==> indigo: inputs <==
## a_filter_approx
module a_filter_approx(
    input [31:0] x_in,
    input clk,
    input [5:0] reset,
    output [31:0] y_out);
    wire [10:0] a1_1;
    wire [10:0] a1_2;
    wire [10:0] a1_3;
    wire [10:0] a1_4;
    wire [10:0] b1;
    assign a1_1 = -11'sd192;
    assign a1_2 = -11'sd1021;
    assign a1_3 = -11'sd928;
    assign a1_4 = -11'sd1010;
    assign b1 = 11'sd307;
    wire [31:0] y_1;
    wire [31:0] y_2;
    wire [31:0] y_3;
    wire [31:0] y_4;
    wire [31:0] y_5;
    fos_exact_v4 first_stage(x_in,a1_4,clk,reset[0],y_1);
    fos_exact_v3 second_stage(y_1,a1_3,b1,clk,reset[1],y_2);
    fos_exact_v2 third_stage(y_2,a1_2,clk,reset[2],y_3);
    fos_exact_v2 fourth_stage(y_3,a1_2,clk,reset[3],y_4);
    fos_exact_v1 fifth_stage(y_4,a1_1,clk,reset[4],y_5);
    fos_exact_v1 sixth_stage(y_5,a1_1,clk,reset[5],y_out);
endmodule
make LEC_CHECK=0 CAP_MARGIN=25 CORE_MARGIN=2 CORE_UTILIZATION=40 CTS_CLUSTER_DIAMETER=386 MIN_ROUTING_LAYER=met2 SLEW_MARGIN=20 TNS_END_PERCENT=60 finish   # period 14.5 ns
run.sh (not shown) runs the stock make flow with config.mk's settings and CLKGATE_MAP_FILE=.
==> garnet: changes against indigo <==
CAP_MARGIN = 15   (was 25)
CORE_UTILIZATION = 72   (was 40)
CTS_CLUSTER_DIAMETER = not set   (was 386)
MIN_ROUTING_LAYER = not set   (was met2)
SETUP_SLACK_MARGIN = 1.43   (was not set)
TNS_END_PERCENT = 10   (was 60)
==> flow/constraint.sdc (replaced) <==
create_clock -name core_clock -period 6.33 [get_ports {clk}]
set_input_delay 1.2660 -clock core_clock [delete_from_list [all_inputs] [get_ports {clk}]]
set_output_delay 1.2660 -clock core_clock [all_outputs]
set_load 0.01 [all_outputs]
==> comparison table <==
item	indigo	garnet
Fraction of area in multi-input gates	60.06%	61.92%
HP Start	fifth_stage.Samples_in1[12]$_SDFF_PP0_	fifth_stage.Samples_in1[2]$_SDFF_PP0_
Standard cell core area	108700 um^2	60250 um^2
Hold Slack	0.4509 ns	0.4607 ns
Data required time of the critical path	11.60 ns	5.06 ns
Run status	finished clean	failed layout checks
Layout check failures	-	negative setup slack
Slew at the pin closest to its max-slew limit	1.088 ns	1.110 ns
Global-route wire length before repair	160800 um	181600 um
Destination of the critical timing path	y_out[31]	y_out[29]
Reg-to-Reg End	third_stage.Samples_in1[31]$_SDFF_PP0_	second_stage.Samples_out[31]$_SDFF_PP0_
CTS clock-pin slew for the worst setup and hold paths	0.07 ns	0.06 ns
Placement-stage worst setup slack	5.048 ns	-0.5718 ns
Setup repair after global routing missed its margin	no	yes
Max transition margin	26.49%	25.97%
Die H	334.8 um	250.5 um
Combinational gate area	29060 um^2	33480 um^2
Number of buffers inserted by post-CTS setup repair	0	26
Initial core utilization	40.26%	72.63%
Buffer-and-inverter tally for the worst setup path	3	4
Cycle use final	70.20%	115.0%

========
==> job 2706: inputs <==
Starting RTL as in the previous note.
==> flow/config.mk <==
export PLATFORM = sky130hd
export DESIGN_NAME = a_filter_approx
export DESIGN_NICKNAME = a_filter_approx
export VERILOG_FILES = /design/flow/design.v
export SDC_FILE = /design/flow/constraint.sdc
export NUM_CORES = 4
export LEC_CHECK = 0
export ABC_AREA = 1
export CAP_MARGIN = 20
export CORE_MARGIN = 2
export CORE_UTILIZATION = 71
export PLACE_DENSITY_LB_ADDON = 0.06
export SETUP_SLACK_MARGIN = 1.5
export SLEW_MARGIN = 20
==> flow/constraint.sdc <==
create_clock -name core_clock -period 5.58 [get_ports {clk}]
set_input_delay 1.1160 -clock core_clock [delete_from_list [all_inputs] [get_ports {clk}]]
set_output_delay 1.1160 -clock core_clock [all_outputs]
set_load 0.01 [all_outputs]
==> job 778: changes against job 2706 <==
- ABC_AREA: 1 -> default
- CORE_ASPECT_RATIO: default -> 0.9
- CORE_UTILIZATION: 71 -> 72
- PLACE_DENSITY_LB_ADDON: 0.06 -> 0.21
- SETUP_SLACK_MARGIN: 1.5 -> 1.76
==> flow/constraint.sdc (replaced) <==
create_clock -name core_clock -period 6.31 [get_ports {clk}]
set_input_delay 1.2620 -clock core_clock [delete_from_list [all_inputs] [get_ports {clk}]]
set_output_delay 1.2620 -clock core_clock [all_outputs]
set_load 0.01 [all_outputs]
==> job 3687: changes against job 2706 <==
- ABC_AREA: 1 -> default
- CORE_UTILIZATION: 71 -> 72
- CTS_CLUSTER_DIAMETER: default -> 91
- PLACE_DENSITY: default -> 0.4
- PLACE_DENSITY_LB_ADDON: 0.06 -> default
- SETUP_SLACK_MARGIN: 1.5 -> default
==> flow/constraint.sdc (replaced) <==
create_clock -name core_clock -period 6.64 [get_ports {clk}]
set_input_delay 1.3280 -clock core_clock [delete_from_list [all_inputs] [get_ports {clk}]]
set_output_delay 1.3280 -clock core_clock [all_outputs]
set_load 0.01 [all_outputs]
==> job 9159: changes against job 2706 <==
- ABC_AREA: 1 -> default
- CORE_UTILIZATION: 71 -> 17
- PLACE_DENSITY_LB_ADDON: 0.06 -> default
- SETUP_SLACK_MARGIN: 1.5 -> default
==> flow/constraint.sdc (replaced) <==
create_clock -name core_clock -period 14.0 [get_ports {clk}]
set_input_delay 2.8000 -clock core_clock [delete_from_list [all_inputs] [get_ports {clk}]]
set_output_delay 2.8000 -clock core_clock [all_outputs]
set_load 0.01 [all_outputs]
==> comparison <==
- Job 2706 aborted during global routing with GRT-0232. Job 9159 produced a clean layout. Job 3687 completed, yet does not pass: setup timing. Job 778 finished but failed the layout checks on setup timing.
- The highest via count belongs to job 778, the lowest to job 9159.
- Count of clock-buffer cells in the layout: job 3687 is higher than job 9159 (6).
- Between job 9159 and job 3687, the lower critical path depth is in job 3687 (gap 1).
- Between job 778 and job 9159, the lower final area is in job 9159 (gap about 9%, measured against job 9159).
- In job 9159 the non-clock buffer count is lower than in job 778, by 333.
- Against job 3687, the first-iteration DRC count of job 9159 is lower by about 20%.
- Of job 2706 and job 9159, job 2706 has the higher synthesized cell count (gap 39%, measured against job 9159).
- Flip-flop count is the same in job 778 and job 3687.
==> figures <==
Data required time of the critical path: job 778 5.05 ns; job 9159 11.20 ns; job 3687 5.31 ns; job 2706 -
Syn Std Cell Area: job 778 43800 um2; job 9159 43800 um2; job 3687 43800 um2; job 2706 50600 um2
Finished Cell Area: job 778 54600 um2; job 9159 50300 um2; job 3687 50800 um2; job 2706 -
Post-synth top area share: job 778 24.9%; job 9159 24.9%; job 3687 24.9%; job 2706 21.5%
Result of the run: job 778 finished with violations; job 9159 complete, no violations; job 3687 finished with violations; job 2706 stopped before the end
Last stage reached: job 778 -; job 9159 -; job 3687 -; job 2706 global routing
Layout check failures: job 778 setup timing; job 9159 -; job 3687 setup timing; job 2706 -
Number of cells on the critical path: job 778 27; job 9159 26; job 3687 25; job 2706 -
Layout clock buffers: job 778 66; job 9159 66; job 3687 72; job 2706 -
Adder and majority gate portion of the synthesized area: job 778 31.7%; job 9159 31.7%; job 3687 31.7%; job 2706 27.4%
Die x size: job 778 264 um; job 9159 511 um; job 3687 251 um; job 2706 271 um
Yosys synthesis chip area: job 778 43800 um2; job 9159 43800 um2; job 3687 43800 um2; job 2706 50600 um2
Resized Gates After CTS: job 778 414; job 9159 0; job 3687 202; job 2706 667
Total DRC errors in the routed layout: job 778 0; job 9159 0; job 3687 0; job 2706 -
End of the critical path: job 778 y_out[31]; job 9159 y_out[31]; job 3687 y_out[31]; job 2706 -
Total number of multi-input combinational cells: job 778 3489; job 9159 3489; job 3687 3489; job 2706 -
Data arrival time of the critical path: job 778 6.59 ns; job 9159 7.05 ns; job 3687 6.00 ns; job 2706 -
Area of the multi-input gates: job 778 33700 um2; job 9159 29100 um2; job 3687 30700 um2; job 2706 -
Total count of hold-check failures in the final report: job 778 0; job 9159 0; job 3687 0; job 2706 -
CP max-delay cell: job 778 sky130_fd_sc_hd__fa_1; job 9159 sky130_fd_sc_hd__fa_1; job 3687 sky130_fd_sc_hd__fa_1; job 2706 -
Total number of sequential cells: job 778 544; job 9159 544; job 3687 544; job 2706 -
Violation count after the first detailed-route iteration: job 778 5169; job 9159 1624; job 3687 2058; job 2706 -

========
==> inputs of run G <==
Starting RTL as in the previous note.
clock: 5.68 ns
lec_check: 0
abc_area: 1
cap_margin: 15
core_margin: 2
core_utilization: 72
setup_slack_margin: -0.5
slew_margin: 20
tns_end_percent: 10
==> inputs of run P, as changes to run G <==
ABC_AREA = default   (was 1)
CAP_MARGIN = 20   (was 15)
CORE_UTILIZATION = 40   (was 72)
SETUP_SLACK_MARGIN = default   (was -0.5)
TNS_END_PERCENT = default   (was 10)
==> flow/constraint.sdc (replaced) <==
create_clock -name core_clock -period 9.35 [get_ports {clk}]
set_input_delay 1.8700 -clock core_clock [delete_from_list [all_inputs] [get_ports {clk}]]
set_output_delay 1.8700 -clock core_clock [all_outputs]
set_load 0.01 [all_outputs]
==> results.py <==
# Physical implementation metrics
metrics = {
    "yosys": {
        "yosys-top-cells-count": "inv_1 (1,507), nor2_1 (1,046), nand2_1 (990)",
        "synthTopCellsByArea": "dfxtp_1 (22%), ha_1 (16%), fa_1 (11%)",
        "xor_share_pct": 6.61,
        "syn_avg_cell_area_um2": 7.23,
        "simple_gate_share_pct": 20.4,
    },
    "run_status": {
        "stop_stage": "global routing (5_1_grt)",
        "outcome": "stopped before the end",
    },
    "floorplan": {
        "rows": 97,
        "dieArea_um2": 72400,
        "die_w_um": 269,
    },
    "clocking": {
        "h-tree-depth": 2,
    },
    "placed_design": {
        "dp_hpwl_mm": 128,
    },
}
The numbers above come from run G.

==> results.py <==
# Physical implementation metrics
metrics = {
    "yosys": {
        "simple_gate_share_pct": 12.7,
        "synthTopCellsByArea": "dfxtp_1 (25%), ha_1 (19%), fa_1 (13%)",
        "xor_share_pct": 7.39,
        "syn_avg_cell_area_um2": 8.67,
        "yosys-top-cells-count": "inv_1 (944), ha_1 (650), nor2_1 (620)",
    },
    "run_status": {
        "outcome": "complete, no violations",
    },
    "floorplan": {
        "dieArea_um2": 112000,
    },
}
The numbers above come from run P.

